==> flow/design.v <==
module mult(input [3:0] a, input [3:0] b, output reg [8:0] c
    );
always@(*)
c= a*b;
endmodule
module ad(input [8:0] a1, input [8:0] b1, output reg [9:0] c1
    );
always@(*)
c1= a1+b1;
endmodule
module ad2(input [8:0] a2, input [9:0] b2, output reg [10:0] c2
    );
always@(*)
c2= a2+b2;
endmodule
module ad3(input [8:0] a3, input [10:0] b3, output reg [11:0] c3
    );
always@(*)
c3= a3+b3;
endmodule
`timescale 1ns / 1ps
module mem_ram (input clk, wren, 
                input [3:0] d11,input [3:0] d12,input [3:0] d13,input [3:0] d14,input [3:0] d15,input [3:0] d16,input [3:0] d17,input [3:0]d18,
					 input [3:0] d21,input [3:0] d22,input [3:0] d23,input [3:0] d24,input [3:0] d25,input [3:0] d26,input [3:0] d27,input [3:0]d28,
					 input [3:0] d31,input [3:0] d32,input [3:0] d33,input [3:0] d34,input [3:0] d35,input [3:0] d36,input [3:0] d37,input [3:0]d38,
					 input [3:0] d41,input [3:0] d42,input [3:0] d43,input [3:0] d44,input [3:0] d45,input [3:0] d46,input [3:0] d47,input [3:0]d48,
					 input [3:0] r1,input [3:0] r2,
					 input [3:0] r3,input [3:0] r4,
					 output [11:0] w_sum11,
					 output [11:0] w_sum12,
					 output [11:0] w_sum13,
					 output [11:0] w_sum14,
					 output [11:0] w_sum15,
					 output [11:0] w_sum16,
					 output [11:0] w_sum17,
					 output [11:0] w_sum18
					 );
  reg [31:0] mem [3:0];  
  wire [8:0] p11, p21,p31,p41;
  wire [8:0] p12, p22,p32,p42;
  wire [8:0] p13, p23,p33,p43;
  wire [8:0] p14, p24,p34,p44;
  wire [8:0] p15, p25,p35,p45;
  wire [8:0] p16, p26,p36,p46;
  wire [8:0] p17, p27,p37,p47;
  wire [8:0] p18, p28,p38,p48;
wire [9:0] s11,s12,s13,s14,s15,s16,s17,s18;
wire [10:0] s21,s22,s23,s24,s25,s26,s27,s28;
wire [11:0] s31,s32,s33,s34,s35,s36,s37,s38;
  always @(posedge clk) 
      begin
            if (wren) begin
                mem[0][31-:4]<=d11;
					 mem[0][27-:4] <=d12;
					 mem[0][23-:4]<=d13;
					 mem[0][19-:4]<=d14;
					 mem[0][15-:4]<=d15;
					 mem[0][11-:4]<=d16;
					 mem[0][7-:4]<=d17;
					 mem[0][3-:4]<=d18;
					 mem[1][31-:4]<=d21;
					 mem[1][27-:4] <=d22;
					 mem[1][23-:4]<=d23;
					 mem[1][19-:4]<=d24;
					 mem[1][15-:4]<=d25;
					 mem[1][11-:4]<=d26;
					 mem[1][7-:4]<=d27;
					 mem[1][3-:4]<=d28;
					 mem[2][31-:4]<=d31;
					 mem[2][27-:4] <=d32;
					 mem[2][23-:4]<=d33;
					 mem[2][19-:4]<=d34;
					 mem[2][15-:4]<=d35;
					 mem[2][11-:4]<=d36;
					 mem[2][7-:4]<=d37;
					 mem[2][3-:4]<=d38;
					 mem[3][31-:4]<=d41;
					 mem[3][27-:4] <=d42;
					 mem[3][23-:4]<=d43;
					 mem[3][19-:4]<=d44;
					 mem[3][15-:4]<=d45;
					 mem[3][11-:4]<=d46;
					 mem[3][7-:4]<=d47;
					 mem[3][3-:4]<=d48;
            end
		end		 
generate
   mult m11(.a(r1),
				.b(mem[0][31-:4]),
				.c(p11) 
				);
	mult m21(
	         .a(r2),
				.b(mem[1][31-:4]),
				.c(p21)
	         );		
   mult m31(
	         .a(r3),
				.b(mem[2][31-:4]),
				.c(p31)
	         );		
   mult m41(
	         .a(r4),
				.b(mem[3][31-:4]), 
				.c(p41)
	         );	
  ad add11 ( 
            .a1(p11),
				.b1(p21),
				.c1(s11)
           );  
  ad2 add21 (
            .b2(s11),
				.a2(p31),
				.c2(s21)
          );
  ad3 add31 (
             .b3(s21),
				 .a3(p41),
				 .c3(s31)
				 );
    mult m12(.a(r1),
				.b(mem[0][27-:4]),
				.c(p12)
				);
	mult m22(
	         .a(r2),
				.b(mem[1][27-:4]),
				.c(p22)
	         );		
   mult m32(
	         .a(r3),
				.b(mem[2][27-:4]),
				.c(p32)
	         );		
   mult m42(
	         .a(r4),
				.b(mem[3][27-:4]), 
				.c(p42)
	         );	
  ad add12 ( 
            .a1(p12),
				.b1(p22),
				.c1(s12)
           );  
  ad2 add22 (
            .b2(s12),
				.a2(p32),
				.c2(s22)
          );
  ad3 add32 (
             .b3(s22),
				 .a3(p42),
				 .c3(s32)
				 );
   mult m13(.a(r1),
				.b(mem[0][23-:4]),
				.c(p13)
				);
	mult m23(
	         .a(r2),
				.b(mem[1][23-:4]),
				.c(p23)
	         );		
   mult m33(
	         .a(r3),
				.b(mem[2][23-:4]),
				.c(p33)
	         );		
   mult m43(
	         .a(r4),
				.b(mem[3][23-:4]), 
				.c(p43)
	         );	
  ad add13 ( 
            .a1(p13),
				.b1(p23),
				.c1(s13)
           );  
  ad2 add23 (
            .b2(s13),
				.a2(p33),
				.c2(s23)
          );
  ad3 add33 (
             .b3(s23),
				 .a3(p43),
				 .c3(s33)
				 );
  mult m14(.a(r1),
				.b(mem[0][19-:4]),
				.c(p14)
				);
	mult m24(
	         .a(r2),
				.b(mem[1][19-:4]),
				.c(p24)
	         );		
   mult m34(
	         .a(r3),
				.b(mem[2][19-:4]),
				.c(p34)
	         );		
   mult m44(
	         .a(r4),
				.b(mem[3][19-:4]), 
				.c(p44)
	         );	
  ad add14 ( 
            .a1(p14),
				.b1(p24),
				.c1(s14)
           );  
  ad2 add24 (
            .b2(s14),
				.a2(p34),
				.c2(s24)
          );
  ad3 add34 (
             .b3(s24),
				 .a3(p44),
				 .c3(s34)
				 );
  mult m15(.a(r1),
				.b(mem[0][15-:4]),
				.c(p15)
				);
	mult m25(
	         .a(r2),
				.b(mem[1][15-:4]),
				.c(p25)
	         );		
   mult m35(
	         .a(r3),
				.b(mem[2][15-:4]),
				.c(p35)
	         );		
   mult m45(
	         .a(r4),
				.b(mem[3][15-:4]), 
				.c(p45)
	         );	
  ad add15 ( 
            .a1(p15),
				.b1(p25),
				.c1(s15)
           );  
  ad2 add25 (
            .b2(s15),
				.a2(p35),
				.c2(s25)
          );
  ad3 add35 (
             .b3(s25),
				 .a3(p45),
				 .c3(s35)
				 );
   mult m16(.a(r1),
				.b(mem[0][11-:4]),
				.c(p16)
				);
	mult m26(
	         .a(r2),
				.b(mem[1][11-:4]),
				.c(p26)
	         );		
   mult m36(
	         .a(r3),
				.b(mem[2][11-:4]),
				.c(p36)
	         );		
   mult m46(
	         .a(r4),
				.b(mem[3][11-:4]), 
				.c(p46)
	         );	
  ad add16 ( 
            .a1(p16),
				.b1(p26),
				.c1(s16)
           );  
  ad2 add26 (
            .b2(s16),
				.a2(p36),
				.c2(s26)
          );
  ad3 add36 (
             .b3(s26),
				 .a3(p46),
				 .c3(s36)
				 );
   mult m17(.a(r1),
				.b(mem[0][7-:4]),
				.c(p17)
				);
	mult m27(
	         .a(r2),
				.b(mem[1][7-:4]),
				.c(p27)
	         );		
   mult m37(
	         .a(r3),
				.b(mem[2][7-:4]),
				.c(p37)
	         );		
   mult m47(
	         .a(r4),
				.b(mem[3][7-:4]), 
				.c(p47)
	         );	
  ad add17 ( 
            .a1(p17),
				.b1(p27),
				.c1(s17)
           );  
  ad2 add27 (
            .b2(s17),
				.a2(p37),
				.c2(s27)
          );
  ad3 add37 (
             .b3(s27),
				 .a3(p47),
				 .c3(s37)
				 );
  mult m18(.a(r1),
				.b(mem[0][3-:4]),
				.c(p18)
				);
	mult m28(
	         .a(r2),
				.b(mem[1][3-:4]),
				.c(p28)
	         );		
   mult m38(
	         .a(r3),
				.b(mem[2][3-:4]),
				.c(p38)
	         );		
   mult m48(
	         .a(r4),
				.b(mem[3][3-:4]), 
				.c(p48)
	         );	
  ad add18 ( 
            .a1(p18),
				.b1(p28),
				.c1(s18)
           );  
  ad2 add28 (
            .b2(s18),
				.a2(p38),
				.c2(s28)
          );
  ad3 add38 (
             .b3(s28),
				 .a3(p48),
				 .c3(s38)
				 );
assign w_sum11 =s31;
assign w_sum12 =s32;
assign w_sum13 =s33;
assign w_sum14 =s34;
assign w_sum15 =s35;
assign w_sum16 =s36;
assign w_sum17 =s37;
assign w_sum18 =s38;
endgenerate
endmodule
==> flow/config.mk <==
export PLATFORM = sky130hd
export DESIGN_NAME = mem_ram
export DESIGN_NICKNAME = mem_ram
export VERILOG_FILES = /design/flow/design.v
export SDC_FILE = /design/flow/constraint.sdc
export NUM_CORES = 4
export LEC_CHECK = 0
export CAP_MARGIN = 20
export CORE_MARGIN = 2
export CORE_UTILIZATION = 66
export CTS_CLUSTER_SIZE = 69
export HOLD_SLACK_MARGIN = 0.3
export MAX_ROUTING_LAYER = met5
export SETUP_SLACK_MARGIN = -0.51
export SLEW_MARGIN = 20
export TNS_END_PERCENT = 55
==> flow/constraint.sdc <==
create_clock -name core_clock -period 6.54 [get_ports {clk}]
set_input_delay 1.3080 -clock core_clock [delete_from_list [all_inputs] [get_ports {clk}]]
set_output_delay 1.3080 -clock core_clock [all_outputs]
set_load 0.01 [all_outputs]
run.sh (not shown) runs the stock make flow with config.mk's settings and CLKGATE_MAP_FILE=.
The starting point reached the layout checks and failed them: negative setup slack.
Then changed:
Settings changed: CORE_UTILIZATION 66 to 70, CTS_CLUSTER_DIAMETER set to 28, HOLD_SLACK_MARGIN 0.3 to not set, SETUP_SLACK_MARGIN -0.51 to 1.76.
- The new run failed in global routing (5_1_grt) with GRT-0232
- synthesized area is unchanged
- die size went down by a few percent
- synthesized cell count does not change
Then changed:
Settings changed: CORE_UTILIZATION 70 to 40, CTS_CLUSTER_DIAMETER 28 to not set, CTS_CLUSTER_SIZE 69 to not set, MAX_ROUTING_LAYER met5 to not set, SETUP_SLACK_MARGIN 1.76 to not set, TNS_END_PERCENT 55 to not set.
Clock period 6.54 ns to 9.71 ns, I/O delays scaled along.
Effect: This time the run went through all stages and came out clean; die size rises by 73%; synthesized cell count stays the same; area after synthesis does not change.
Then changed:
Settings changed: CORE_UTILIZATION 40 to 61, CTS_CLUSTER_SIZE set to 74, MAX_ROUTING_LAYER set to met4.
Clock period 9.71 ns to 5.35 ns, I/O delays scaled along.
Outcome: With this change the flow finished with negative setup slack left. Setup slack got worse by 1.9 ns. Die size is lower by 34%. Cell count went up by 3.6%. Design area went up by 20%. Clock-buffer cell count does not change. Sequential cell count is unchanged.
